$ cat design/flow/design.v
module ex2_1 (
	      input 		 clk, rst, validi,
	      input [31:0] 	 data_in,
	      output logic 	 valido, 
	      output logic [31:0] data_out
	      );
   enum 			 {S0, S1, S2} state, next;
   logic [31:0]  		 a1, a2, a3;
   logic [31:0]			 counter;
   always_ff @(posedge clk or posedge rst) begin
      if (rst) begin
	 data_out <= 32'b0;
	 valido <= 1'b0;
	 state = S0;
	 counter = 0;
	 a1 = 0;
	 a2 = 0;
	 a3 = 0;
      end
      else begin
	 case (state)
	   S0: begin
	      if (validi) 
		  	begin
		  		a1 = data_in;
		  		a2 += data_in;
		  		a3 *= data_in;
		  		data_out <= a2;
		 		if(counter > 2 && (counter % 3 == 0)) 
					begin
	 	 				valido <= 1'b1;
		 			end
		 		next = S1;
		 		counter += 1;
		  	end
		  else 
		  	begin
		 		next = S0;
		 		counter = 0;
				valido <= 1'b0;
	      	end
	   end
	   S1: begin
	      if (validi) 
		  	begin
		 		a1 *= data_in;
		 		a2 = data_in;
		 		a3 += data_in;
		 		data_out <= a3;
		 		if(counter > 2 && (counter % 3 == 1)) 
					begin
	 	 				valido <= 1'b1;
		 			end
		 		next = S2;
		 		counter += 1;
			end	      
		  else 
		  	begin
				next = S0;
				counter = 0;
				valido <= 1'b0;
		  	end
	   end
	   S2: begin
	      if (validi) 
		  	begin
		 		a1 += data_in;
		 		a2 *= data_in;
		 		a3 = data_in;
		 		data_out <= a1;
		 		if(counter % 3 == 2) 
					begin
		 				valido <= 1'b1;
		  			end
	      		next = S0;
		  		counter += 1;
			end
		  else 
		  	begin
				next = S0;
		 		counter = 0;
				valido <= 1'b0;
			end
	   end
	 endcase
	 state = next;
      end
   end
endmodule
$ cat design/flow/run.sh
#!/bin/bash
# the make line also repeats each setting of config.mk as NAME=value (left out here)
make -C /OpenROAD-flow-scripts/flow DESIGN_CONFIG=/design/flow/config.mk WORK_HOME=/design/flow/orfs CLKGATE_MAP_FILE= finish
$ cat design/flow/config.mk
export PLATFORM = sky130hd
export DESIGN_NAME = ex2_1
export DESIGN_NICKNAME = ex2_1
export VERILOG_FILES = /design/flow/design.v
export SDC_FILE = /design/flow/constraint.sdc
export NUM_CORES = 4
export LEC_CHECK = 0
export CAP_MARGIN = 20
export CELL_PAD_IN_SITES_GLOBAL_PLACEMENT = 1
export CORE_MARGIN = 7
export CORE_UTILIZATION = 18
export CTS_CLUSTER_SIZE = 80
export MAX_ROUTING_LAYER = met4
export MIN_ROUTING_LAYER = met1
export PLACE_DENSITY_LB_ADDON = 0.04
export SLEW_MARGIN = 20
$ cat design/flow/constraint.sdc
create_clock -name core_clock -period 13.8 [get_ports {clk}]
set_input_delay 2.7600 -clock core_clock [delete_from_list [all_inputs] [get_ports {clk}]]
set_output_delay 2.7600 -clock core_clock [all_outputs]
set_load 0.01 [all_outputs]
==> run summary, run 1 <==
Notes on the physical implementation.

- Of the available clock period, the critical path in the final layout requires 90.4%.
- Data on the critical path arrives at its endpoint at 12950 ps.
- The category of cells accounting for the largest share of critical-path delay is AND-OR/OR-AND gates, for reference.
- The total standard cell area after synthesis is 60400 um2, for reference.
- The class of the most critical setup path is primary input to flip-flop, for reference.
- The DRC marker count from the first detailed-route iteration is ~2600, for reference.
- In the Yosys report the total cell count is around 7300.
- Routability-driven placement finished with a final weighted congestion of approximately 0.75.
- The net count of the finished layout is around 8900.
- In this run the tools logged warnings totalling 35.
- Per the run summary, max-cap violations total 0.
- Once the floorplan was initialized, standard cells occupied 18.1% of the core.
- Setup repair after global routing left no endpoint under its margin.
- The adder-cell share of the synthesized area is approximately half, for reference.
- The required time reported for the critical path endpoint is ~14000 ps, for reference.
- The setup fix buffers added after clock tree synthesis is 0, for reference.
- The final setup TNS is 0 ps, for reference.
- The final setup slack of the worst path is between 1000 and 1500 ps, for reference.
- Synthesis instantiated around 100 different standard cells from the library.
- After synthesis, flip-flops and latches occupy under 10% of the total area.
- In the final layout, flip-flops and latches occupy ~4100 um2.
- TritonCTS built the clock tree.
- The worst slack after detailed placement is about 630 ps, for reference.
- The post-route worst hold slack is 481 ps, for reference.
- The run finished with no timing, DRC or antenna violations.
- Measured against its own limit, the worst slew margin works out to between 15 and 20%.
- Derived from the worst setup path, the maximum achievable clock frequency is between 0.08 and 0.09 GHz.
- After filler insertion, the fill cell instance count of the layout stands at between 30000 and 40000.
- The post-detailed-route wirelength per cell is ~26 um, for reference.
- During placement, the flow inserted port buffers numbering about 67.
- The slew of the pin with the lowest slew margin is about 1200 ps, for reference.
- The timing report gives the biggest stage delay along the critical path as 630 ps.
- Ranked by instance count, the synthesized netlist is headed by inv_1, nand2_1, fa_1, ha_1, clkbuf_1.
- The critical path depth in cells is 37, for reference.
- The buffer depth of the longest clock path is 3, for reference.
- The net count of the mapped netlist is between 8000 and 9000, for reference.
- The most frequently used cell type in the post-synthesis netlist is inv_1, for reference.
- Clock latency on the worst-skew pair, taken at its later pin, is approximately 620 ps.
- The average vias per placed instance is roughly 4.1, for reference.
- Per the CTS log, the maximum H-tree level is 4.
- The worst register-to-register path has a depth of 38.
- The wire length reported by the detailed router is about 300 mm, for reference.
- The fraction of synthesized cell area taken by the top area cell type is between 40% and 50%, for reference.
- The launch point of the critical path is data_in[4], for reference.
- The initial antenna violation count was 51.
- The maximum number of pins on one net before global-route repair is 104, for reference.
- The path with the worst hold slack has its endpoint at data_out[6].
- The maximum fanout along the worst path is 25, for reference.
- roughly 70 I/O pins were placed.
- Gates resized during post-CTS repair numbered 0.
- The buffer cell driving the clock tree root is clkbuf_16, for reference.
- The library cell with the largest summed area after synthesis is fa_1, for reference.
- Warnings reported by Yosys during synthesis add up to 1.
- The number of search-and-repair iterations in the first detailed-routing pass is 5, for reference.
- The final clock skew is 49.6 ps, for reference.
- The reg-to-reg setup timing slack is ~2700 ps, for reference.
- The final max-slew violation count recorded for this run is 0.
- The synthesized area per cell is slightly above 8 um2, for reference.
- The main area contributors are fa_1, ha_1, inv_1.
- The number of stages on the worst hold path is 2, for reference.
- The synthesis report gives the async set-or-reset register share as 98.8%.
- In this run the full chip footprint comes out at 352000 um2.
- The worst setup path is captured at a flip-flop.
- The complex-gate fraction of the synthesized area is slightly above 8%, for reference.
- The synthesis report names the predominant flop master as dfrtp_1.
- Once synthesis finished, the tally of register bits stood at between 150 and 200.
- The hold buffer count at cts is 0, for reference.
- The remaining antenna violation count is 0, for reference.
- The area of the multi-input gates is just under 50000 um2, for reference.
- The startpoint of the lowest-slack hold path is data_out[6], for reference.
- The final global-route overflow total is 0, for reference.
- The number of standard-cell rows in the floorplan is roughly 210, for reference.
- By area, the combinational part of the netlist is dominated by adder cells.
- The count of endpoints failing hold in the final timing report is 0, for reference.
- The first global-routing pass estimated ~420 mm of wire.
- The synthesized netlist devotes ~17% of its cell area to simple gates.
- The clock sink count is between 150 and 200, for reference.
- The via count of the first global-routing pass is 52400.
- According to the floorplan report, the placeable core area is 334000 um2.
- The worst hold path belongs to the class flip-flop to flip-flop.
- The cell count after synthesis is approximately 7300, for reference.
- TritonCTS created 25 clock buffers.
- The critical register-to-register path startpoint is a2[5], for reference.
- The final-report setup violation count is 0, for reference.
- Yosys mapped a number of flops with a built-in enable equal to 0.
- The horizontal die size is about 590 um, for reference.
- The flow measured a signed area growth from synthesis to layout of 11.2%.
- For the worst reg-to-reg path, the endpoint reported by OpenROAD is a2[31].
- Counting both buffers and inverters, the worst setup path holds a total of 5.
- The floorplan step set the die height to 593 um.
- The shortest clock period the worst path allows after layout is around 12000 ps, for reference.
- For this run, the total global-route usage over all layers was measured as between 10% and 20%.
- Looking at the critical path, the single cell with the biggest stage delay is o21ai_0.
- Yosys reports a chip area of between 60000 and 70000 um2.
- Multiplexer cells account for less than 1% of the synthesized area.
- The kind of launch point of the worst setup path is a primary input, for reference.
- For reference, XOR and XNOR gates occupy 5.08% of the area reported after synthesis.
- According to the dpl log, the detail-placed design has an HPWL of roughly 230 mm.
- Following the worst setup path forward leads to its endpoint at a2[31].
- After detailed routing, the number of remaining DRC violations is 0.
- The number of vias after detailed routing is approximately 47000, for reference.
- The clock-pin slew on the worst setup and hold paths is approximately 70 ps, for reference.
stage by stage:
step | std cells | utilization [%] | area, um2
after global routing | 11500 | 20.1 | 67100
after CTS | 11500 | 20.1 | 67100
after floorplan | 7265 | - | 60400
final | 11500 | 20.1 | 67200
after global placement | 11500 | 19.9 | 66400
after detailed placement | 11500 | 19.9 | 66400
per-layer routing:
layer  GRT usage, %  up-vias  wire [um]  part of all wire [%]
li1               -    21400          -                     -
met1           24.0    24600     142000                    48
met2           28.4      735     140000                    47
met3           2.08      167      10400                   3.5
met4           2.73        0       5430                   1.8
met5              -        -          0                     0
layout make-up:
type,instances,area share (%)
multi-input combinational,5097,72.6
clock buffer,29,1.01
tap,4387,8.17
sequential,165,6.14
timing repair buffer,263,3.16
clock inverter,3,0.0689
antenna,20,0.0745
inverter,1567,8.77
==> run 2, diff against run 1 <==
Settings changed: CELL_PAD_IN_SITES_GLOBAL_PLACEMENT 1 to unset, CORE_MARGIN 7 to 10, CORE_UTILIZATION 18 to 55, CTS_CLUSTER_DIAMETER set to 394, CTS_CLUSTER_SIZE 80 to 100, HOLD_SLACK_MARGIN set to 0.26, MAX_ROUTING_LAYER met4 to unset, MIN_ROUTING_LAYER met1 to unset, PLACE_DENSITY_LB_ADDON 0.04 to unset, SETUP_SLACK_MARGIN set to -1.0, TNS_END_PERCENT set to 40.
Clock period 13.8 ns to 10.0 ns, I/O delays scaled along.
==> run 2 against run 1 <==
  * Now fails the layout checks on negative setup slack
  * Synthesized cell count stayed put
  * Clock skew decreased by 24 ps
  * Largest cell class unchanged
  * Routed wire length decreased by 34%
  * Count of clock-buffer cells in the layout is 8 lower
  * Die size down 65%
  * Register-to-register slack worse by 2200 ps
  * Critical path type unchanged
  * First-iteration DRC count up 63%
  * Worst setup slack got worse by 1800 ps
==> run summary, run 2 <==
Notes on the physical implementation.

- Counting the warning lines in the Yosys log gives 1.
- The wire length reported by the detailed router is between 150 and 200 mm, for reference.
- In the finished design, the share of the clock period the worst path needs comes to 104%.
- The relative slew slack is a little under a third, for reference.
- The first routing iteration left 4267 violations.
- Warnings raised by the tools during the run amount to 35.
- The registers of the reported paths see a clock transition of ~70 ps.
- In this run, the synthesized area fraction spent on xor and xnor cells is recorded as 5.08%.
- At the end of the flow, the number of nets in the layout was between 8000 and 9000.
- Walking the critical path from launch to capture passes 41 cell instances.
- The area of the die is approximately 120000 um2, for reference.
- The post-route worst hold slack is around 470 ps, for reference.
- In this run the most critical hold path is launched from next[1].
- The biggest area contributor in the post-synthesis netlist is fa_1.
- The via count of the first global-routing pass is 51200, for reference.
- The length in cells of the worst reg-to-reg path is 34, for reference.
- The H-tree level count is 4, for reference.
- Fill cells in the final layout number approximately 10000.
- The top-level I/O count is approximately 70, for reference.
- The clock latency of the later-clocked register in the worst-skew pair is between 500 and 600 ps, for reference.
- The class of the worst hold path is flip-flop to flip-flop, for reference.
- The endpoint of the worst hold-timing path is state[1], for reference.
- The complex-gate fraction of the synthesized area is approximately 8.1%, for reference.
- Per the OpenROAD floorplan log, the area of the core is approximately 110000 um2.
- The top cell type by area accounts for 40.7% of the synthesized area.
- The cell count after synthesis is 7265, for reference.
- The global-route total usage across every layer is 32.9%, for reference.
- The met1 usage is roughly 45%, for reference.
- The area figure in the yosys stat output is between 60000 and 70000 um2, for reference.
- The maximum clock rate is 0.0960 GHz, for reference.
- The floorplan has 121 rows.
- The slew of the pin with the lowest slew margin is just over 1000 ps, for reference.
- The synthesized design contains roughly 170 register bits.
- Detailed placement finished with a half-perimeter wire length of 155 mm.
- The total standard cell area after synthesis is 60400 um2, for reference.
- The initial utilization of the core area, before any placement, comes to 55.5%.
- The synth_stat.txt file lists the number of cells as 7265.
- The signed area change from the synthesized netlist to the final layout is 6.84%, for reference.
- The clock tree from TritonCTS is built, for reference.
- Counting endpoints that fail hold in the final report gives 0.
- The maximum number of pins on one net before global-route repair is 195, for reference.
- Per the layout area report, the combinational gate area comes to ~49000 um2.
- The number of unique standard cell types used by synthesis is 102, for reference.
- Routing resource usage on met3 recorded by global route was roughly 7%.
- The flip-flop and latch area is around 4100 um2, for reference.
- The initial antenna violation count was 15.
- The post-synth count of flops with an enable pin is 0.
- The commonest cells after synthesis are inv_1, nand2_1, fa_1, ha_1, clkbuf_1.
- The critical register-to-register path startpoint is counter[28], for reference.
- The horizontal die size is 351 um, for reference.
- After layout, the setup clock skew is reported as 25.4 ps.
- The final setup slack of the worst path is -422 ps, for reference.
- The synthesized area per cell is 8.31 um2, for reference.
- The run finished, with violations left.
- The worst-case reg-to-reg setup slack stands at approximately 480 ps.
- The final global-route overflow total is 0, for reference.
- Per the finish-stage timing summary, setup violations number 8.
- Global routing put the most usage on met2.
- The post-route non-filler standard cell count is approximately 8700, for reference.
- The most frequently used cell type in the post-synthesis netlist is inv_1, for reference.
- The first global-routing pass estimated between 300 and 400 mm of wire.
- The dominant non-sequential cell family after synthesis is adder cells, for reference.
- For the worst reg-to-reg path, the endpoint reported by OpenROAD is valido.
- The routed design shows a wire length per standard cell of 22.7 um.
- The number of clock buffers added by TritonCTS is 17.
- The buffers plus inverters on the worst setup path is 7, for reference.
- The script parses the final routing iteration and logs DRC violations as 0.
- The routability congestion estimate from global placement is 0.929, for reference.
- Looking at the clock tree report, the maximum root-to-sink buffer count equals 2.
- The average vias per placed instance is about 5.7, for reference.
- The required time reported for the critical path endpoint is 10350 ps, for reference.
- The category of cells accounting for the largest share of critical-path delay is adder cells, for reference.
- Multiplexer cells account for less than 1% of the synthesized area.
- The adder-cell share of the synthesized area is 50.5%, for reference.
- The worst path in the final design needs a cycle of roughly 10000 ps, including I/O delays and setup.
- Tracing the worst setup path back leads to its startpoint at data_in[4].
- The detail route stage leaves a number of antenna-violating nets equal to 0.
- The final-report max-slew violation count is 0, for reference.
- STA classifies the critical path startpoint as a primary input.
- The maximum cell stage delay along the critical path is between 500 and 600 ps, for reference.
- The cell count after placement is slightly below 9000, for reference.
- Post-CTS timing repair inserted 0 buffers for setup.
- The number of search-and-repair iterations in the first detailed-routing pass is 5, for reference.
- Input and output buffers added on the ports amount to roughly 67.
- met2 track demand over resource after global routing is 52.2%.
- By instance count, the cell type seen most on the critical path is a21boi_1.
- The vertical die dimension is approximately 350 um, for reference.
- The run did not pass the layout checks because of negative setup slack.
- The critical path ends at a1[31].
- By startpoint and endpoint, the worst setup path is classified as primary input to flip-flop.
- The worst hold path passes through 2 cells.
- For this run, the register share of the synthesized area comes to under 10%.
- For this run, asynchronously set or reset flops after synthesis account for 98.8%.
- The number of vias after detailed routing is just under 50000, for reference.
- STA lists the maximum fanout along the critical path as roughly 52.
- The arrival time at the worst endpoint is approximately 11000 ps, for reference.
- STA classifies the critical path endpoint as a flip-flop.
- The clock sink count is between 150 and 200, for reference.
- The net count after synthesis is 8998.
- Sorting the synthesized cells by area gives the leading types as fa_1, ha_1, inv_1.
- The buffer cell driving the clock tree root is clkbuf_16, for reference.
- For this design, the slowest cell found on the critical path is fa_1.
- The cell-mix breakdown from Yosys lists the simple-gate area share as about 17%.
- The max capacitance violation total is 0, for reference.
- The most instantiated flip-flop cell in the synthesis netlist is dfrtp_1, for reference.
run 2: repair_timing:
action	CTS	global route
endpoints found under the setup margin	0	8
hold buffers	0	0
gates resized	0	33
run 2: routing by layer:
layer  wire (um)  vias up
met5          79        -
met4        8320       14
met2       89400     2109
li1            -    21700
met1       80000    24900
met3       19300      420
run 2: final cells by class:
cell class	count	area share (%)
clock inverter	11	0.229
timing repair buffer	410	5.19
inverter	1567	9.13
clock buffer	21	0.714
antenna	2	0.00776
multi-input combinational	5097	75.6
sequential	165	6.39
tap	1414	2.74
run 2: through the flow:
step           util [%]  instance area, um2  setup TNS (ps)  setup WS, ps
2_1_floorplan         -               60400           -3710          -676
3_3_place_gp       58.7               63900           -9740         -1030
3_5_place_dp       58.7               63900          -11560         -1100
4_1_cts            59.2               64500           -3940          -641
5_1_grt            59.2               64500          -11450         -1040
6_report           59.3               64500           -1410          -422
==> run 3, diff against run 2 <==
Settings changed: CAP_MARGIN 20 to 0, CELL_PAD_IN_SITES_GLOBAL_PLACEMENT set to 0, CORE_ASPECT_RATIO set to 1.04, CORE_MARGIN 10 to 2, CORE_UTILIZATION 55 to 72, CTS_CLUSTER_DIAMETER 394 to 77, CTS_CLUSTER_SIZE 100 to unset, HOLD_SLACK_MARGIN 0.26 to -0.05, MIN_ROUTING_LAYER set to met1, PLACE_DENSITY set to 0.63, SETUP_SLACK_MARGIN -1.0 to -0.57, TNS_END_PERCENT 40 to 85.
Clock period 10.0 ns to 7.28 ns, I/O delays scaled along.
==> run 3 against run 2 <==
  * The layout still fails its checks (negative setup slack)
  * Die size is 30% lower
  * Count of clock-buffer cells in the layout is 3 lower
  * Sequential share of layout area is 0.60 points lower
  * Clock skew is 1.8 ps lower
  * Routed wire length is 13% higher
==> run summary, run 3 <==
Notes on the physical implementation.

- The routability congestion estimate from global placement is 1.01, for reference.
- Entering global routing, the biggest net connects between 100 and 150 pins.
- The number of unique standard cell types used by synthesis is 102, for reference.
- The class of the worst hold path is flip-flop to flip-flop, for reference.
- The worst setup path is captured at a flip-flop.
- The tool warning count for the run is ~41.
- Averaged over all synthesized cells, the footprint is roughly 8.3 um2.
- The clock tree from TritonCTS is built, for reference.
- Leaving out buffers and inverters, the combinational logic in the layout accounts for between 50000 and 60000 um2.
- The area figure in the yosys stat output is a little over 60000 um2, for reference.
- The slowest stage of the critical path is the fa_1 cell.
- The final instance area is between 70000 and 80000 um2, for reference.
- The top-level I/O count is between 60 and 70, for reference.
- The number of design rule violations left after detail routing is 0, for reference.
- The worst hold path was traced through 2 stages.
- For reference, the top cells by area after synthesis are fa_1, ha_1, inv_1.
- The maximum clock rate is 0.109 GHz, for reference.
- Subtracting the final worst setup slack from the clock period gives ~9000 ps.
- The layout net count is between 9000 and 10000, for reference.
- CTS saw between 150 and 200 sinks.
- The buffer cell driving the clock tree root is clkbuf_16, for reference.
- The adder-cell share of the synthesized area is between 50% and 60%, for reference.
- The launch point of the worst min-delay path is recorded as next[1].
- The maximum cell stage delay along the critical path is around 590 ps, for reference.
- Per the detail_route report, the via count comes to 56100.
- The reg-to-reg setup timing slack is -1500 ps, for reference.
- The checks that failed: negative setup slack.
- Of all flip-flops after synthesis, the portion carrying an async set or reset was about 100%.
- The horizontal die dimension reported for this design is between 200 and 300 um.
- The cell-mix breakdown from Yosys lists the simple-gate area share as between 15 and 20%.
- The dominant non-sequential cell family after synthesis is adder cells, for reference.
- The arrival time at the worst endpoint is between 9000 and 10000 ps, for reference.
- The worst register-to-register path begins at a1[7].
- The final setup TNS is -50180 ps, for reference.
- The category of cells accounting for the largest share of critical-path delay is adder cells, for reference.
- For reference, the critical path is launched at data_in[6].
- Counting every net in the synthesized netlist gives between 8000 and 9000.
- The critical path endpoint has a required time of 7670 ps.
- Per the layout report, the design carries between 4000 and 5000 filler cells.
- The cell count after synthesis is a little over 7000, for reference.
- The DRC marker count from the first detailed-route iteration is approximately 6500, for reference.
- The flip-flop and latch count after synthesis is 165, for reference.
- The total standard cell area after synthesis is between 60000 and 70000 um2, for reference.
- The H-tree generated during clock tree synthesis spans 4 levels.
- The buffer depth of the longest clock path is 2, for reference.
- The remaining antenna violation count is 0, for reference.
- The complex-gate fraction of the synthesized area is ~8%, for reference.
- The floorplan has roughly 110 rows.
- In the CTS report, the clock slew at the register clock pins of the worst setup and hold paths is listed as roughly 70 ps.
- Across the whole layout, storage elements account for 4120 um2.
- The first global-routing pass estimated about 330 mm of wire.
- The vertical die dimension is between 200 and 300 um, for reference.
- The final setup slack of the worst path is -1880 ps, for reference.
- The number of clock buffers added by TritonCTS is 17.
- inv_1 is the most common cell in the netlist.
- The warning tally printed by Yosys for this design is 1.
- STA lists the endpoint of the worst register-to-register path as a1[31].
- The xor/xnor cell area share of the yosys netlist is roughly 5%, for reference.
- The die covers around 86000 um2.
- After detailed routing, the average wire length per cell comes to around 25 um.
- The portion of the post-synthesis area used by sequential elements is ~7%, for reference.
- The commonest register cell is dfrtp_1.
- The fraction of synthesized cell area taken by the top area cell type is between 40% and 50%, for reference.
- The number of buffers and inverters on the critical path is 8.
- The initial antenna violation count is 18.
- Ranked by instance count, the synthesized netlist is headed by inv_1, nand2_1, fa_1, ha_1, clkbuf_1.
- The maximum fanout along the worst path is 10, for reference.
- The via count of the first global-routing pass is between 50000 and 60000.
- The initial core utilization is 72.5%, for reference.
- The run reported a max-capacitance violation count of 0.
- The area of the core is ~83000 um2, for reference.
- The critical path depth in cells is 36, for reference.
- For hold timing, the worst endpoint is state[1].
- For the final database, setup skew stands at ~24 ps.
- After global routing the overflow that remains totals 0.
- The signed area change from the synthesized netlist to the final layout is 18.0%, for reference.
- The kind of launch point of the worst setup path is a primary input, for reference.
- The flow ran to the end, but the layout failed its checks.
- The final-report max-slew violation count is 0, for reference.
- The global routing report lists combined usage of all routing layers as around half.
- The class of the most critical setup path is primary input to flip-flop, for reference.
- The number of synthesized flops with an enable pin is 0, for reference.
- The library cell with the largest summed area after synthesis is fa_1, for reference.
- Detailed placement reports a standard cell area of 67100 um2.
- The portion of the clock cycle consumed by the worst path in the final layout is 126%, for reference.
- Setup repair after global routing could not meet its margin everywhere.
- The relative slew slack is a little under a tenth, for reference.
- The worst slack after detailed placement is -2700 ps, for reference.
- The count of endpoints failing hold in the final timing report is 0, for reference.
- The end point of the critical path is a2[31], for reference.
- The average vias per placed instance is around 6.3, for reference.
- The total of buffers placed on input and output ports is approximately 67, for reference.
- Note, the detailed placer reported a final HPWL of about 160 mm.
- The transition time recorded at the tightest slew-check pin is approximately 1400 ps.
- Multiplexer cells account for less than 1% of the synthesized area.
- The report puts the cell count of the worst reg-to-reg path at 34.
- The number of cells in the yosys synthesis report is 7265, for reference.
- The clock latency of the later-clocked register in the worst-skew pair is about 520 ps, for reference.
- Per the detailed-route log, wirelength across all metal layers totals 222 mm.
- The hold buffer count at cts is 0, for reference.
- The final report lists the setup-violating endpoint count as 56.
- The number of search-and-repair iterations in the first detailed-routing pass is 9, for reference.
## run 3: final cells by class
class,instances,area share (%)
multi-input cells,5097,71.1
repair buffers,949,12.0
inverters,1567,8.28
flip-flops and latches,165,5.78
well taps,1100,1.93
clock buffers,18,0.602
clock inverters,14,0.269
diodes,6,0.0211
## run 3: routing by layer
metal | routed length (um) | track usage (%)
met1 | 72900 | 63.6
met2 | 94600 | 75.1
met3 | 33700 | 16.9
met4 | 20800 | 33.2
met5 | 125 | 0
## run 3: timing repair
item                                    4_1_cts  5_1_grt
setup buffers                               105       67
pin swaps                                   179      161
endpoints found under the setup margin       41       50
resized                                     264      249
cloned                                        8        3
## run 3: metrics by stage
| stage | std cells | hold WS (ps) | util (%) |
|---|---|---|---|
| floorplan | 7265 | 437 | - |
| global placement | 8744 | 451 | 80.6 |
| detailed placement | 8744 | 461 | 80.6 |
| CTS | 8881 | 474 | 83.8 |
| global route | 8910 | 493 | 85.6 |
| finish | 8916 | 480 | 85.6 |
==> run 4, diff against run 3 <==
Settings changed: CAP_MARGIN 0 to 20, CELL_PAD_IN_SITES_GLOBAL_PLACEMENT 0 to 1, CORE_ASPECT_RATIO 1.04 to 1.72, CORE_UTILIZATION 72 to 55, CTS_CLUSTER_DIAMETER 77 to 394, CTS_CLUSTER_SIZE set to 100, GPL_ROUTABILITY_DRIVEN set to 0, HOLD_SLACK_MARGIN -0.05 to unset, MIN_ROUTING_LAYER met1 to unset, PLACE_DENSITY 0.63 to unset, SETUP_SLACK_MARGIN -0.57 to unset, TNS_END_PERCENT 85 to 40.
Clock period 7.28 ns to 10.0 ns, I/O delays scaled along.
==> run 4 against run 3 <==
  * The run now finishes clean
  * Flip-flop count unchanged
  * Critical endpoint is now a3[28]
  * Worst setup slack improved by 2100 ps
  * Routed wire length fell by 2.8%
  * Global-route usage shrank 11 points
  * Count of clock-buffer cells in the layout is the same
  * Critical path type unchanged
==> run summary, run 4 <==
Notes on the physical implementation.

- Counting the buffers created by CTS gives 17.
- The simple-gate share of the synthesized area is 16.8%, for reference.
- The wire length reported by the detailed router is around 220 mm, for reference.
- The flip-flop and latch count after synthesis is 165, for reference.
- The total standard cell area after synthesis is approximately 60000 um2, for reference.
- The chip occupies approximately 110000 um2.
- The flow measured a signed area growth from synthesis to layout of 8.81%.
- The number of standard-cell rows in the floorplan is 159, for reference.
- The flow ran to the end and the layout has no timing, DRC or antenna violations.
- The number of vias after detailed routing is 50500, for reference.
- The class of the most critical setup path is primary input to flip-flop, for reference.
- The horizontal die dimension reported for this design is ~260 um.
- The complex-gate fraction of the synthesized area is 8.10%, for reference.
- The async set-reset flop share out of synthesis is about 100%, for reference.
- STA on the placed design reports a worst setup slack of -1450 ps.
- Using the TritonRoute via totals, the vias-per-cell ratio works out to ~5.7.
- The global-route total usage across every layer is around two fifths, for reference.
- The number of unique standard cell types used by synthesis is just over 100, for reference.
- STA classifies the critical path endpoint as a flip-flop.
- The most frequently used library cell after synthesis is inv_1.
- The H-tree level count is 4, for reference.
- In this run, the number of DRC markers left after iteration 0 of detailed routing was approximately 3200.
- Clock latency on the worst-skew pair, taken at its later pin, is about 540 ps.
- The half-perimeter wire length after detailed placement is 171 mm, for reference.
- Hold analysis shows the worst path with a depth of 2.
- STA puts the critical path data arrival time at between 10000 and 15000 ps.
- For the worst flop-to-flop path, the logic depth is 34.
- The number of maximum-capacitance violations recorded for the run is 0.
- STA lists the startpoint of the worst hold path as next[1].
- The via count of the first global-routing pass was between 50000 and 60000.
- The buffers plus inverters on the worst setup path is 9, for reference.
- For reference, the critical path is captured by a3[28].
- Setup total negative slack on the finished layout was measured at 0 ps.
- The final-report max-slew violation count is 0, for reference.
- The slew of the pin with the lowest slew margin is ~1100 ps, for reference.
- The remaining antenna violation count is 0, for reference.
- According to the timing report, the critical path is launched from data_in[4].
- Counting the fill cells in the layout gives 10100.
- The multiplexer share of the synthesized area is 0.205%, for reference.
- The top-level I/O count is approximately 68, for reference.
- The post-route worst hold slack is 471 ps, for reference.
- The count of buffers added on input and output ports is 67.
- The final setup slack of the worst path is about 190 ps, for reference.
- The required time reported for the critical path endpoint is between 10000 and 15000 ps, for reference.
- The reg-to-reg critical path endpoint is valido, for reference.
- Setup repair after global routing could not meet its margin everywhere.
- For reference, the top cells by count after synthesis are inv_1, nand2_1, fa_1, ha_1, clkbuf_1.
- The net count of the mapped netlist is around 9000, for reference.
- All stages included, the depth of the critical timing path comes to about 40.
- The path with the worst hold slack has its endpoint at state[1].
- The final clock skew is 16.4 ps, for reference.
- The clock tree from TritonCTS is built, for reference.
- The area of the core is 109000 um2, for reference.
- Of the combinational cells, the family taking the most area is adder cells.
- The number of search-and-repair iterations in the first detailed-routing pass is 5, for reference.
- In this design, the largest share of critical-path delay is due to adder cells.
- Across all stage logs, warnings added up to about 43.
- The post-detailed-route wirelength per cell is roughly 25 um, for reference.
- Entering global routing, the biggest net connects ~180 pins.
- The final-report setup violation count is 0, for reference.
- The worst setup path is launched from a primary input.
- The slowest stage of the critical path is the fa_1 cell.
- In the finished design, the share of the clock period the worst path needs comes to 98.1%.
- In the post-synthesis netlist, the biggest area contributors are fa_1, ha_1, inv_1.
- For flop-to-flop paths, the worst setup slack is roughly 670 ps.
- The synthesized area per cell is around 8.3 um2, for reference.
- The warning tally printed by Yosys for this design is 1.
- Recorded from the global router log, the overflow total was 0.
- The first global-routing pass estimated about 330 mm of wire.
- The report shows a maximum critical-path fanout of 10.
- Clock tree synthesis found a total of roughly 170 sinks.
- The maximum clock rate is between 0.1 and 0.15 GHz, for reference.
- Per the slew report, the remaining headroom to the max-slew limit stands at 26.5%.
- The library cell with the largest summed area after synthesis is fa_1, for reference.
- The timing report gives the clock slew at the launch and capture registers of the worst setup and hold paths as approximately 80 ps.
- In this run the vertical extent of the chip is between 400 and 500 um.
- The count of endpoints failing hold in the final timing report is 0, for reference.
- The number of design rule violations left after detail routing is 0, for reference.
- The min-delay analysis places its worst path in the category flip-flop to flip-flop.
- Of the post-synthesis cell area, the dominant cell type holds about 40%.
- In the Yosys report, the sequential cells make up 6.82% of the chip area.
- The most instantiated flip-flop cell in the synthesis netlist is dfrtp_1, for reference.
- The layout net count is 9047, for reference.
- The initial core utilization is around 55%, for reference.
- STA lists the startpoint of the worst register-to-register path as counter[27].
- The number of cells reported by Yosys stat comes to 7265.
- The cell count after synthesis came out at about 7300.
- The buffer depth of the longest clock path is 2, for reference.
- The shortest clock period the worst path allows after layout is just under 10000 ps, for reference.
- The number of synthesized flops with an enable pin is 0, for reference.
- The maximum cell stage delay along the critical path is approximately 550 ps, for reference.
- The xor/xnor cell area share of the yosys netlist is under 10%, for reference.
- In this run, post-CTS hold repair placed 0 buffers.
- Per the synthesis report, the adder-cell share of the synthesized area is 50.5%.
- According to the Yosys statistics, the synthesized design has a chip area of about 60000 um2.
- The tree is rooted in a clkbuf_16.
- The initial antenna violation count is 9, for reference.
## run 4: stage by stage
stage,util (%),area (um2),cells
6_report,60.3,65700,8780
5_1_grt,60.2,65700,8778
4_1_cts,59.7,65100,8752
3_5_place_dp,59.0,64300,8717
3_3_place_gp,59.0,64300,8717
2_1_floorplan,-,60400,7265
## run 4: what timing repair did
item	in CTS	in global routing
cloned	1	1
pin swaps	28	88
resized	58	96
setup buffers	2	23
endpoints found under the setup margin	19	18
endpoints found under the hold margin	0	0
## run 4: cell type report
type | instances | area [um2] | share of cell area, %
multi-input cells | 5098 | 49200 | 74.9
inverters | 1567 | 5890 | 8.97
flip-flops and latches | 165 | 4120 | 6.28
repair buffers | 465 | 4090 | 6.22
well taps | 1449 | 1810 | 2.76
clock buffers | 18 | 429 | 0.653
clock inverters | 14 | 164 | 0.250
diodes | 4 | 10.0 | 0.0152
## run 4: per-layer routing
metal	vias to the layer above	part of all wire [%]	global-route usage, %
met5	-	0.027	0
met4	10	9.8	31.5
met3	874	6.2	5.84
met2	2023	51	69.7
met1	25800	33	42.4
li1	21800	-	-
==> run 5, diff against run 4 <==
Settings changed: ABC_AREA set to 1, CAP_MARGIN 20 to 15, CELL_PAD_IN_SITES_GLOBAL_PLACEMENT 1 to 0, CORE_ASPECT_RATIO 1.72 to unset, CORE_UTILIZATION 55 to 72, CTS_CLUSTER_DIAMETER 394 to 223, CTS_CLUSTER_SIZE 100 to unset, GPL_ROUTABILITY_DRIVEN 0 to unset, MAX_ROUTING_LAYER set to met4, MIN_ROUTING_LAYER set to met1, PLACE_DENSITY set to 0.35, TNS_END_PERCENT 40 to 100.
Clock period 10.0 ns to 7.64 ns, I/O delays scaled along.
==> run 5 against run 4 <==
  * Now fails the layout checks on negative setup slack
  * Via count is 19% higher
  * Final area is 9.5% higher
  * Sequential share of layout area is 0.55 points lower
  * First-iteration DRC count went up to 2.8 times the previous value
  * Worst setup slack worse by 1500 ps
  * Clock skew is 13 ps higher
  * Register-to-register slack worse by 2000 ps
  * Global-route usage is 17 points higher
  * Routed wire length is 14% higher
  * Critical endpoint is now valido
  * Flip-flop count stayed put
==> run summary, run 5 <==
Notes on the physical implementation.

- The flow ran to the end, but the layout failed its checks.
- The violated checks flagged are negative setup slack.
- Per the post-CTS timing run, clock transition at the registers of the reported paths is approximately 90 ps.
- The pin closest to its max-slew limit shows a slew of about 1300 ps.
- The global route stage reports its total congestion overflow as 0.
- Across all stage logs, warnings added up to between 40 and 50.
- In this design, the largest share of critical-path delay is due to simple AND/OR/NAND/NOR gates.
- On the worst path, the slowest cell contributes a delay of 410 ps.
- The worst setup path is launched from a flip-flop.
- The maximum fanout along the worst path is 7, for reference.
- Once iteration 0 of detailed routing completed, the report listed between 9000 and 10000 DRC markers.
- The dominant non-sequential cell family after synthesis is adder cells, for reference.
- STA puts the critical path data required time at roughly 8100 ps.
- Looking at the global route congestion table, the highest-usage layer is met2.
- Per the synthesis report, the XOR/XNOR share of the synthesized area is 3.11%.
- Of the total synthesized cell area, the portion taken by full adders, half adders and majority gates is around half.
- The wire length reported by the detailed router is approximately 250 mm, for reference.
- The length in cells of the worst reg-to-reg path is 75, for reference.
- The final setup slack of the worst path is -1340 ps, for reference.
- Compared with the post-synthesis result, the final layout area differs by 19.9%.
- The launch point of the critical path is counter[31], for reference.
- The clock latency of the later-clocked register in the worst-skew pair is about 540 ps, for reference.
- The timing report gives the worst reg2reg path a setup slack of -1340 ps.
- The clock buffer count from CTS is 17, for reference.
- Counting buffers and inverters, the worst setup path is ~75 cells deep.
- The reg-to-reg critical path endpoint is valido, for reference.
- In the global route stage, met2 resource usage came out at 78.4%.
- The die is 293 um wide.
- The critical register-to-register path startpoint is counter[31], for reference.
- The count of endpoints failing hold in the final timing report is 0, for reference.
- For this run, asynchronously set or reset flops after synthesis account for 98.8%.
- In this run the standard cell core region covers just over 80000 um2.
- The netlist uses ~55 different library cells.
- The end point of the critical path is valido, for reference.
- After the last flow step, the layout net total stands at slightly above 10000.
- The capturing element type of the critical path is a flip-flop, for reference.
- The total of warnings raised by yosys is 1, for reference.
- For the final database, setup skew stands at 29.8 ps.
- The maximum number of pins on one net before global-route repair is 141, for reference.
- The final-report max-slew violation count is 0, for reference.
- Per the CTS log, the buffer count on the longest clock path is 2.
- The class of the worst hold path is flip-flop to flip-flop, for reference.
- The initial antenna violation count is 12.
- The number of nets handed over by synthesis was just under 10000.
- The via count of the first global-routing pass is roughly 62000, for reference.
- The area figure in the yosys stat output is approximately 60000 um2, for reference.
- In the log, the iteration count for the first detailed-route pass is 14.
- Counting stages on the worst path, the most repeated cell is nand2_2.
- The finished layout holds 9486 standard cells, fillers aside.
- The H-tree was split into 4 levels.
- Yosys reports that the leading cell type by area covers about 40% of the netlist area.
- The relative slew slack is around 14%, for reference.
- The number of cells on the worst hold path is listed as 2.
- The buffers plus inverters on the worst setup path is 6, for reference.
- After detailed routing, the number of vias per cell comes to 6.34.
- Averaged over all synthesized cells, the footprint is between 7 and 8 um2.
- Per the detailed placement report, the placed cell area equals approximately 66000 um2.
- At the floorplan stage, the core utilization is reported as 72.9%.
- The wire-length estimate of the detail-placed layout is ~170 mm.
- For this run, the final setup violation count is recorded as 43.
- Per the placement log, port buffering inserted 67 buffers.
- Looking at the cell usage after synthesis, the top flip-flop cell is dfrtp_1.
- Summing over every cut layer, the via total after detailed routing is between 60000 and 70000.
- Setup repair after global routing could not meet its margin everywhere.
- The cell count after placement is slightly above 9000, for reference.
- The first-pass GRT wire length is 352 mm, for reference.
- Yosys instantiated no cell more often than nand2_1.
- Sequential elements use 6.87% of the synthesized area.
- Looking at the setup timing report, the critical path kind is flip-flop to flip-flop.
- The number of cells in the yosys synthesis report is a little under 8000, for reference.
- On met1, the global router reports a usage of 65.1%.
- After layout, the minimum clock period comes to ~9000 ps.
- Synthesis produced a netlist whose cell count is around 7900.
- Counting instances in the post-synthesis netlist gives the leading cell types as nand2_1, inv_1, fa_1, ha_1, a21oi_1.
- The floorplan has ~110 rows.
- The number of synthesized flops with an enable pin is 0, for reference.
- From bottom edge to top edge, the die measures just under 300 um.
- For the final routed database, the setup TNS stands at -25720 ps.
- TritonCTS built the clock tree.
- The library cell with the largest summed area after synthesis is fa_1, for reference.
- The area of the die is approximately 86000 um2, for reference.
- After synthesis, the cell types taking the most area are fa_1, nand2_1, inv_1.
- The mapped netlist covers 60000 um2.
- The path with the worst hold slack has its endpoint at next[1].
- The maximum clock rate is roughly 0.11 GHz, for reference.
- The startpoint identified for the worst hold timing path is next[1].
- The routed design shows a wire length per standard cell of 25.9 um.
- ~68 I/O pins were placed.
- On met3, the global router reports a usage of a little over a quarter.
- Clock tree synthesis selected as its root buffer the cell clkbuf_16.
- The portion of the clock cycle consumed by the worst path in the final layout is 118%, for reference.
- For reference, simple AND, OR, NAND and NOR cells occupy between 10% and 20% of the area reported after synthesis.
- The final weighted congestion recorded by global placement is 1.09.
- Multiplexer cells account for 0% of the synthesized area.
- Once detail routing completed, the nets flagged for antenna violations numbered 0.
- In the global route stage, overall resource usage came out at 57.0%.
- The max capacitance violation total is 0, for reference.
- The post-synth register bit count is about 170.
- Clock tree synthesis found a total of 165 sinks.
- The slowest cell on the critical path is dfrtp_1, for reference.
- Data arrives at the worst endpoint at 9430 ps.
- The final instance area is a little over 70000 um2, for reference.
- After Yosys synthesis, AND-OR and OR-AND compound gates account for between 6 and 7% of the synthesized area.
- TritonRoute reported its final design rule violation total as 0.
[run 5: layout make-up]
| cell class | instances | area [um2] |
|---|---|---|
| sequential | 165 | 4120 |
| clock inverter | 15 | 186 |
| multi-input combinational | 5207 | 49400 |
| antenna | 27 | 67.6 |
| fill | 4240 | 10300 |
| inverter | 2098 | 7890 |
| tap | 1070 | 1340 |
| timing repair buffer | 887 | 8460 |
| clock buffer | 17 | 425 |
[run 5: stage by stage]
| stage | worst slack (ps) | util (%) | hold slack, ps |
|---|---|---|---|
| final | -1340 | 87.4 | 490 |
| after global routing | -2090 | 87.4 | 507 |
| after CTS | -887 | 85.2 | 481 |
| after detailed placement | -1550 | 80.4 | 469 |
| after global placement | -1430 | 80.4 | 462 |
| after floorplan | -762 | - | 441 |
[run 5: timing repair]
| action | 4_1_cts | 5_1_grt |
|---|---|---|
| endpoints found under the hold margin | 0 | 0 |
| pin swaps | 316 | 309 |
| resized | 449 | 421 |
| buffers inserted | 146 | 70 |
| gates cloned | 8 | 3 |
| hold buffers | 0 | 0 |
| endpoints found under the setup margin | 38 | 53 |
[run 5: layer usage]
layer	part of all wire, %	routed length (um)	vias up
li1	-	-	23900
met3	19	46100	2248
met5	0	0	-
met4	11	26500	0
met1	30	74600	28300
met2	40	98800	5736
==> run 6, diff against run 5 <==
Settings changed: ABC_AREA 1 to unset, CAP_MARGIN 15 to 20, CORE_UTILIZATION 72 to 63, CTS_CLUSTER_DIAMETER 223 to 77, MAX_ROUTING_LAYER met4 to unset, PLACE_DENSITY 0.35 to unset, TNS_END_PERCENT 100 to 85.
Clock period 7.64 ns to 9.18 ns, I/O delays scaled along.
==> run 6 against run 5 <==
  * Still fails the layout checks on negative setup slack
  * Synthesized area is 0.67% higher
  * Critical path depth is 33 lower
  * Utilization is 17 points lower
  * First-iteration DRC count down 51%
  * Clock skew fell by 10 ps
  * Flip-flop count unchanged
  * Synthesized cell count fell by 7.7%
  * Global-route usage decreased by 16 points
  * Count of clock-buffer cells in the layout increased by 2
  * Critical path type is now primary input to flip-flop
  * Largest cell class unchanged
==> run summary, run 6 <==
Notes on the physical implementation.

- The flow ran to the end, but the layout failed its checks.
- The checks that failed: negative setup slack.
- The synthesis stat section lists a flop and latch total of between 150 and 200.
- Measured along the x axis, the die boundary spans around 310 um.
- Entering global routing, the biggest net connects between 100 and 150 pins.
- Summing the areas of all compound-gate instances in the mapped netlist gives between 8 and 9% of the synthesized area.
- The required time reported for the critical path endpoint is 9580 ps, for reference.
- Looking at the setup timing report, the critical path kind is primary input to flip-flop.
- The first-pass GRT wire length is roughly 310 mm, for reference.
- The kind of launch point of the worst setup path is a primary input, for reference.
- The total standard cell area after synthesis is slightly above 60000 um2, for reference.
- Clock latency on the worst-skew pair, taken at its later pin, is between 500 and 600 ps.
- Per the final timing report, the hold violations number 0.
- The endpoint of the worst hold-timing path is state[1], for reference.
- Pin placement for this block handled ~70 I/O pins.
- The flip-flop and latch area is 4130 um2, for reference.
- The layout net count is roughly 9000, for reference.
- Ranked by total cell area, the synthesized netlist is headed by fa_1, ha_1, inv_1.
- Counting every instance in the synthesized netlist gives 7265.
- For reference, the placement row count at floorplan is 113.
- After routing, the total negative slack on setup checks comes to -95.1 ps.
- The pin closest to its max-slew limit shows a slew of approximately 1000 ps.
- The synthesized design devotes to its leading area cell type around 41% of total area.
- The via count of the first global-routing pass is between 50000 and 60000, for reference.
- The final clock skew is 19.8 ps, for reference.
- The simple-gate share of the synthesized area is ~17%, for reference.
- STA reports the tightest min-delay check as being of type flip-flop to flip-flop.
- Looking at the critical path, the single cell with the biggest stage delay is fa_1.
- Per the detail_route report, the via count comes to 50800.
- TritonCTS built the clock tree.
- The initial antenna violation count came to 8.
- The most frequently used cell type in the post-synthesis netlist is inv_1, for reference.
- The max capacitance violation total is 0, for reference.
- Per the layout area report, the combinational gate area comes to approximately 50000 um2.
- For this run, the detailed router reports a per-instance via density of just under 6.
- The most instantiated flip-flop cell in the synthesis netlist is dfrtp_1, for reference.
- The tree built by TritonCTS fans out to 165 sinks.
- From bottom edge to top edge, the die measures 314 um.
- The number of unique standard cell types used by synthesis is approximately 100, for reference.
- The tally of OpenROAD warnings is roughly 40, for reference.
- The total of buffers placed on input and output ports is approximately 67, for reference.
- The hold buffer count at cts is 0, for reference.
- The number of synthesized flops with an enable pin is 0, for reference.
- STA shows the worst reg2reg path with a cell count of 36.
- The multiplexer share of the synthesized area is less than 1%, for reference.
- The category of cells accounting for the largest share of critical-path delay is adder cells, for reference.
- The maximum clock rate is between 0.1 and 0.15 GHz, for reference.
- The tree is rooted in a clkbuf_16.
- The area figure in the yosys stat output is a little over 60000 um2, for reference.
- The number of fill cells is just under 8000, for reference.
- Yosys reports that the most numerous cell types are inv_1, nand2_1, fa_1, ha_1, clkbuf_1.
- The capturing element type of the critical path is a flip-flop, for reference.
- The routability congestion estimate from global placement is around 0.97, for reference.
- In the global route stage, overall resource usage came out at between 40% and 50%.
- The remaining antenna violation count is 0, for reference.
- The H-tree level count is 4, for reference.
- The final timing summary puts the cycle share of the worst path at 101%.
- The DRC marker count from the first detailed-route iteration is between 4000 and 5000, for reference.
- The signed area change from the synthesized netlist to the final layout is 11.5%, for reference.
- The setup check on the worst reg-to-reg path leaves a slack of around 470 ps.
- According to the report, the first pass of detailed routing completed in 6 iterations.
- The largest single stage delay on the critical path is about 560 ps.
- The launch point of the worst register-to-register path is recorded as counter[28].
- The launch point of the critical path is data_in[4], for reference.
- The half-perimeter wire length after detailed placement is roughly 150 mm, for reference.
- Per the OpenROAD floorplan log, the area of the core is between 90000 and 100000 um2.
- In this run the worst setup path terminates at a2[31].
- The shortest clock period the worst path allows after layout is 9250 ps, for reference.
- The library cell with the largest summed area after synthesis is fa_1, for reference.
- Measured against its own limit, the worst slew margin works out to about a third.
- Of all nets on the critical path, the largest fanout is 8.
- The net count of the mapped netlist is between 8000 and 9000, for reference.
- Clock tree synthesis inserted a total of 17 buffers.
- The buffers plus inverters on the worst setup path is 8, for reference.
- For this run the aggregate overflow at the end of global routing stands at 0.
- Summing the areas of all xor and xnor instances in the mapped netlist gives ~5.1% of the synthesized area.
- The arrival time at the worst endpoint is about 9700 ps, for reference.
- The worst hold path passes through 2 cells.
- The routed design shows a wire length per standard cell of about 23 um.
- Sequential cells were found to cover 6.82% of the synthesized design area.
- Yosys reported that registers with async set or reset make up between 90 and 100%.
- The final-report setup violation count is 2, for reference.
- For reference, full adder, half adder and majority cells occupy between 50% and 60% of the area reported after synthesis.
- The area of the die is about 98000 um2, for reference.
- The critical path depth in cells is 42, for reference.
- Setup repair after global routing could not meet its margin everywhere.
- The cell occurring most often along the worst timing path is o21ai_2, for reference.
- The final-report max-slew violation count is 0, for reference.
- Wires add up to just under 200 mm.
- The total of warnings raised by yosys is 1, for reference.
- The dominant non-sequential cell family after synthesis is adder cells, for reference.
- The number of design rule violations left after detail routing is 0, for reference.
- Once routing completed, OpenROAD measured the worst setup slack at -66.8 ps.
- The timing report gives the clock slew at the launch and capture registers of the worst setup and hold paths as approximately 80 ps.
- The clock passes through at most 2 buffers.
- In the Yosys report the total cell count is just over 7000.
- A synthesized cell averages between 8 and 9 um2.
- The share of the core area taken by cells at floorplan is roughly 64%.
- The reg-to-reg critical path endpoint is valido, for reference.
- For the worst min-delay path, the startpoint reported by OpenROAD is next[1].
run 6: through the flow:
step                      setup WS (ps)  hold WS (ps)  cells  area, um2  util (%)
after floorplan                    -145           437   7265      60700         -
after global placement             -863           456   8540      64300      67.6
after detailed placement           -933           454   8540      64300      67.6
after CTS                         -94.0           472   8638      65800      69.3
after global routing               -358           494   8674      67300      70.8
final                             -66.8           476   8680      67300      70.9
run 6: timing repair:
item,CTS,global route
buffers inserted,60,38
endpoints found under the setup margin,19,25
resized,89,241
pin swaps,74,142
cloned,6,6
run 6: final cells by class:
cell class	instances	area share [%]
clock inverter	13	0.199
tap	1265	2.35
inverter	1567	8.76
clock buffer	19	0.673
timing repair buffer	548	7.82
multi-input combinational	5097	74.0
sequential	165	6.13
antenna	6	0.0223
run 6: routing by layer:
metal	share of wire (%)	GRT usage, %
met5	0.034	0
met4	5.5	18.4
met1	38	56.7
met2	44	62.8
met3	12	9.93
==> run 7, diff against run 6 <==
Settings changed: ABC_AREA set to 0, CAP_MARGIN 20 to 15, CELL_PAD_IN_SITES_GLOBAL_PLACEMENT 0 to unset, CORE_UTILIZATION 63 to 72, CTS_CLUSTER_DIAMETER 77 to 396, HOLD_SLACK_MARGIN set to -0.09, MIN_ROUTING_LAYER met1 to unset, SETUP_SLACK_MARGIN set to -0.75, TNS_END_PERCENT 85 to unset.
Clock period 9.18 ns to 7.77 ns, I/O delays scaled along.
==> run 7 against run 6 <==
  * Still fails the layout checks on negative setup slack
  * First-iteration DRC count increased by 37%
  * Worst setup slack got worse by 1200 ps
  * Register-to-register slack got worse by 1300 ps
  * Final cell count increased by 1.7%
  * Non-clock buffer count increased by 338
  * Die size decreased by 12%
  * Clock skew decreased by 4.3 ps
  * Critical path type unchanged
==> run summary, run 7 <==
Notes on the physical implementation.

- The flow ran to the end, but the layout failed its checks.
- The layout checks failed on negative setup slack.
- The adder-cell share of the synthesized area is between 50% and 60%, for reference.
- The final-report max-slew violation count is 0, for reference.
- Checking hold timing, the worst path is listed with class flip-flop to flip-flop.
- The timing report attributes the biggest portion of critical-path delay to adder cells.
- The warning tally printed by Yosys for this design is 1.
- The area of the core is roughly 83000 um2, for reference.
- For this run, the total global-route usage over all layers was measured as between 40% and 50%.
- In this run, placement finished with an instance count of roughly 8600.
- The count of endpoints failing hold in the final timing report is 0, for reference.
- The maximum number of pins on one net before global-route repair is about 110, for reference.
- In this run, CTS created clock tree buffers numbering 17.
- The complex-gate fraction of the synthesized area is between 8 and 9%, for reference.
- The worst pin sits at a relative slew slack of 17.8%.
- The cell occurring most often along the worst timing path is a21boi_2, for reference.
- The number of fill cells is slightly below 5000, for reference.
- TritonRoute reported its final design rule violation total as 0.
- The worst slack after detailed placement is -2140 ps, for reference.
- The worst register-to-register path has a depth of 38.
- The via count of the first global-routing pass is 57000.
- The post-route non-filler standard cell count is 8830, for reference.
- The worst path uses 117% of the clock period.
- The number of synthesized flops with an enable pin is 0, for reference.
- The final-report setup violation count is ~44, for reference.
- Detailed placement reports a standard cell area of 66400 um2.
- STA classifies the critical path endpoint as a flip-flop.
- The horizontal die size is about 290 um, for reference.
- Summing every instance area after synthesis gives between 60000 and 70000 um2.
- The synthesis report lists the most area-consuming cells as fa_1, ha_1, inv_1.
- For this block, the routed nets add up to between 200 and 250 mm of wire.
- The post-detailed-route wirelength per cell is 23.7 um, for reference.
- The critical path depth in cells is 37, for reference.
- Per STA, the highest per-stage delay on the worst path measures 550 ps.
- The flip-flop and latch count after synthesis is about 170, for reference.
- The end point of the critical path is a1[31], for reference.
- In the final design database the tool counted approximately 9500 nets.
- Post-synth the commonest register cell is dfrtp_1.
- Synthesis produced a netlist whose cell count is 7265.
- Of all nets on the critical path, the largest fanout is 5.
- The kind of launch point of the worst setup path is a primary input, for reference.
- The clock latency of the later-clocked register in the worst-skew pair is around 480 ps, for reference.
- The biggest area contributor in the post-synthesis netlist is fa_1.
- In the synthesized netlist, the cells that appear most often are inv_1, nand2_1, fa_1, ha_1, clkbuf_1.
- After routing the design area is about 70000 um2.
- For flop-to-flop paths, the worst setup slack is -780 ps.
- The initial antenna violation count was 13.
- The async set-reset flop share out of synthesis is 98.8%, for reference.
- The final clock skew is 15.5 ps, for reference.
- After Yosys synthesis, XOR and XNOR cells account for between 5 and 6% of the synthesized area.
- The detailed router placed ~54000 vias in this run.
- The signed area change from the synthesized netlist to the final layout is 15.8%, for reference.
- The vertical die dimension is just under 300 um, for reference.
- The remaining antenna violation count is 0, for reference.
- The number of unique standard cell types used by synthesis is between 100 and 150, for reference.
- The slew of the pin with the lowest slew margin is 1230 ps, for reference.
- The stat command in Yosys gives a chip area of roughly 60000 um2.
- The top-level I/O count is 68, for reference.
- In this run the critical register-to-register path is launched from counter[28].
- In this run the worst setup path begins at data_in[6].
- The tally of OpenROAD warnings is about 41, for reference.
- After synthesis, flip-flops and latches occupy 6.82% of the total area.
- The number of cells in the yosys synthesis report is between 7000 and 8000, for reference.
- The most frequently used cell type in the post-synthesis netlist is inv_1, for reference.
- The average vias per placed instance is a little over 6, for reference.
- The slowest cell on the critical path is fa_1, for reference.
- The routed design could run at a clock period as short as 9070 ps.
- The number of search-and-repair iterations in the first detailed-routing pass is 8, for reference.
- The H-tree level count is 4, for reference.
- In this run the tool buffered the top-level ports with ~67 buffer cells.
- After global routing the overflow that remains totals 0.
- Per the hold report, the tightest min-delay path originates at next[2].
- Setup repair after global routing could not meet its margin everywhere.
- Per the CTS log, the root buffer master is clkbuf_16.
- The flow reports an fmax of approximately 0.11 GHz.
- The multiplexer share of the synthesized area is less than 1%, for reference.
- The simple-gate share of the synthesized area is 16.8%, for reference.
- The clock tree from TritonCTS is built, for reference.
- The class of the most critical setup path is primary input to flip-flop, for reference.
- The area of the die is around 86000 um2, for reference.
- Each instance of the synthesized netlist takes up on average around 8.3 um2.
- The initial core utilization is slightly above 70%, for reference.
- The clock sink count is 165, for reference.
- The max capacitance violation total is 0, for reference.
- The dominant non-sequential cell family after synthesis is adder cells, for reference.
- The routability congestion estimate from global placement is between 0.9 and 1, for reference.
- Along the worst hold path, the cell count comes to 1.
- Measured on the finished design, the core utilization comes to between 80% and 90%.
- The buffers plus inverters on the worst setup path is 7, for reference.
- The first global-routing pass estimated around 320 mm of wire.
- The final setup slack of the worst path is -1300 ps, for reference.
- At the worst endpoint, the arrival time is roughly 9400 ps.
- The detailed router finished its first iteration with 6032 violations.
- The endpoint of the worst hold-timing path is next[2], for reference.
- The required time reported for the critical path endpoint is 8120 ps, for reference.
- The buffer depth of the longest clock path is 2, for reference.
- In this run the core area contains 106 standard-cell rows.
- The clock-pin slew on the worst setup and hold paths is approximately 80 ps, for reference.
- In the placement report, post-DP HPWL is listed as 158 mm.
- Per the post-synthesis report, the nets total 8998.
- Per the timing report, the most critical flop-to-flop path finishes at valido.
- The area fraction of the largest cell type after synthesis is 40.7%.
run 7: final cells by class:
type	instances	area, um2	area share [%]
Multi-Input combinational cell	5097	50200	71.7
Timing Repair Buffer	886	7810	11.2
Inverter	1567	5890	8.43
Sequential cell	165	4120	5.89
Tap cell	1080	1350	1.93
Clock buffer	18	439	0.628
Clock inverter	14	141	0.202
Antenna cell	3	7.51	0.0107
run 7: timing repair:
action / in CTS / in global routing
hold buffers: 0 / 0
pin swaps: 156 / 156
endpoints found under the hold margin: 0 / 0
cloned: 12 / 0
endpoints found under the setup margin: 27 / 32
buffers inserted: 133 / 52
resized: 201 / 159
run 7: stage by stage:
step                      TNS (ps)  hold slack, ps
after floorplan             -22450             437
after global placement      -51950             455
after detailed placement    -59510             462
after CTS                   -24200             480
after global routing        -44370             492
final                       -31290             480
run 7: routing by layer:
layer	global-route usage, %	share of wire [%]	vias to the layer above
li1	-	-	22700
met1	61.9	34	26600
met2	73.9	43	3919
met3	16.6	14	1103
met4	31.9	8.2	18
met5	0	0.055	-
==> run 8, diff against run 7 <==
Settings changed: CELL_PAD_IN_SITES_GLOBAL_PLACEMENT set to 0, CTS_CLUSTER_DIAMETER 396 to 214, HOLD_SLACK_MARGIN -0.09 to -0.05, MAX_ROUTING_LAYER set to met4, MIN_ROUTING_LAYER set to met1, SETUP_SLACK_MARGIN -0.75 to 0.92, TNS_END_PERCENT set to 85.
Clock period 7.77 ns to 8.13 ns, I/O delays scaled along.
==> run 8 against run 7 <==
  * Still fails the layout checks on negative setup slack
  * Flip-flop count stayed put
  * Final cell count is 0.20% higher
  * Non-clock buffer count increased by 2
  * Synthesized cell count is the same
  * Register-to-register slack better by 160 ps
  * Critical path depth up 7
  * Clock skew up 4.6 ps
  * Via count is 1.2% higher
==> run summary, run 8 <==
Notes on the physical implementation.

- After layout, the setup clock skew is reported as between 20 and 25 ps.
- The via count of the first global-routing pass is 57100, for reference.
- Note that the worst hold path type here is flip-flop to flip-flop.
- The post-route worst hold slack is slightly below 500 ps, for reference.
- The vertical die dimension is ~290 um, for reference.
- The signed area change from the synthesized netlist to the final layout is 16.6%, for reference.
- Setup repair after global routing could not meet its margin everywhere.
- Per the OpenROAD timing report, the critical path contains around 44 cells.
- The post-detailed-route wirelength per cell is roughly 24 um, for reference.
- Yosys reports a chip area of just over 60000 um2.
- The shortest clock period the worst path allows after layout is about 9400 ps, for reference.
- The number of hold buffers added after CTS was 0.
- Counting cells, the worst reg-to-reg path comes to 42.
- The buffer depth of the longest clock path is 2, for reference.
- The number of design rule violations left after detail routing is 0, for reference.
- Summing the areas of all fa, ha and maj instances in the mapped netlist gives between 50% and 60% of the synthesized area.
- The number of search-and-repair iterations in the first detailed-routing pass is 7, for reference.
- Yosys mapped a number of flops with a built-in enable equal to 0.
- The reg-to-reg critical path endpoint is a2[13], for reference.
- The H-tree level count is 4, for reference.
- Warnings raised by the tools during the run amount to roughly 40.
- In this run the critical register-to-register path is launched from a2[7].
- The run finished, with violations left.
- The flip-flop and latch count after synthesis is between 150 and 200, for reference.
- The reg-to-reg setup timing slack is -620 ps, for reference.
- The capturing element type of the critical path is a flip-flop, for reference.
- The area of the die is 86200 um2, for reference.
- The main area contributors are fa_1, ha_1, inv_1.
- Ranked by instance count, the synthesized netlist is headed by inv_1, nand2_1, fa_1, ha_1, clkbuf_1.
- The number of stages on the worst hold path is 2, for reference.
- The warning tally printed by Yosys for this design is 1.
- The end point of the critical path is a2[13], for reference.
- Before any placement, the netlist area is recorded as between 60000 and 70000 um2.
- For the pin with the worst max-slew slack, the measured transition is 1230 ps.
- STA shows the worst min-delay path finishing at state[1].
- The final-report max-slew violation count is 0, for reference.
- The buffer cell driving the clock tree root is clkbuf_16, for reference.
- The number of unique standard cell types used by synthesis is a little over 100, for reference.
- The number of vias after detailed routing is roughly 55000, for reference.
- The initial antenna violation count is 14, for reference.
- Summed over all failing endpoints, the final setup total negative slack is -24390 ps.
- In the post-route report, total wirelength is listed as approximately 210 mm.
- Per the layout area report, the combinational gate area comes to 50800 um2.
- The top-level I/O count is 68, for reference.
- The dominant non-sequential cell family after synthesis is adder cells, for reference.
- The report lists the violated layout checks as negative setup slack.
- After Yosys synthesis, AND-OR and OR-AND compound gates account for 8.10% of the synthesized area.
- The first-pass GRT wire length is around 320 mm, for reference.
- The area taken by sequential standard cells is reported as about 4100 um2.
- The area of the core is between 80000 and 90000 um2, for reference.
- Synthesis produced a netlist whose cell count is slightly above 7000.
- According to the dpl log, the detail-placed design has an HPWL of roughly 160 mm.
- The launch point of the worst min-delay path is recorded as next[1].
- The multiplexer share of the synthesized area is less than 1%, for reference.
- The slew check shows that the tightest pin keeps a relative margin of about 18%.
- The maximum number of pins on one net before global-route repair is 141, for reference.
- The clock-pin slew on the worst setup and hold paths is approximately 80 ps, for reference.
- Per the post-synthesis stats, the area per cell is between 8 and 9 um2.
- The final setup slack of the worst path is -1270 ps, for reference.
- Counting the buffers created by CTS gives 17.
- The final-report setup violation count is 35, for reference.
- After the first detailed-routing iteration, the DRC count stood at roughly 7000.
[run 8: final cells by class]
cell class	instances	area share, %
tap	1080	1.92
sequential	165	5.85
clock inverter	15	0.220
multi-input combinational	5097	72.1
antenna	19	0.0675
clock buffer	17	0.604
inverter	1567	8.36
timing repair buffer	888	10.9
[run 8: metal layers]
metal / vias up / track usage, % / part of all wire (%)
met5: - / - / 0
met4: 0 / 33.8 / 9.0
met3: 1388 / 16.0 / 14
met2: 4128 / 74.6 / 44
met1: 26700 / 60.6 / 33
li1: 22700 / - / -
[run 8: timing repair]
| action | CTS | global route |
|---|---|---|
| endpoints found under the setup margin | 61 | 68 |
| cloned | 8 | 0 |
| resized | 316 | 190 |
| pin swaps | 217 | 183 |
| setup buffers | 129 | 44 |
[run 8: stage by stage]
step / util [%] / instances / cell area (um2)
floorplan: - / 7265 / 60900
global placement: 79.5 / 8616 / 66200
detailed placement: 79.5 / 8616 / 66200
CTS: 83.1 / 8785 / 69200
global route: 84.5 / 8845 / 70400
finish: 84.5 / 8848 / 70400
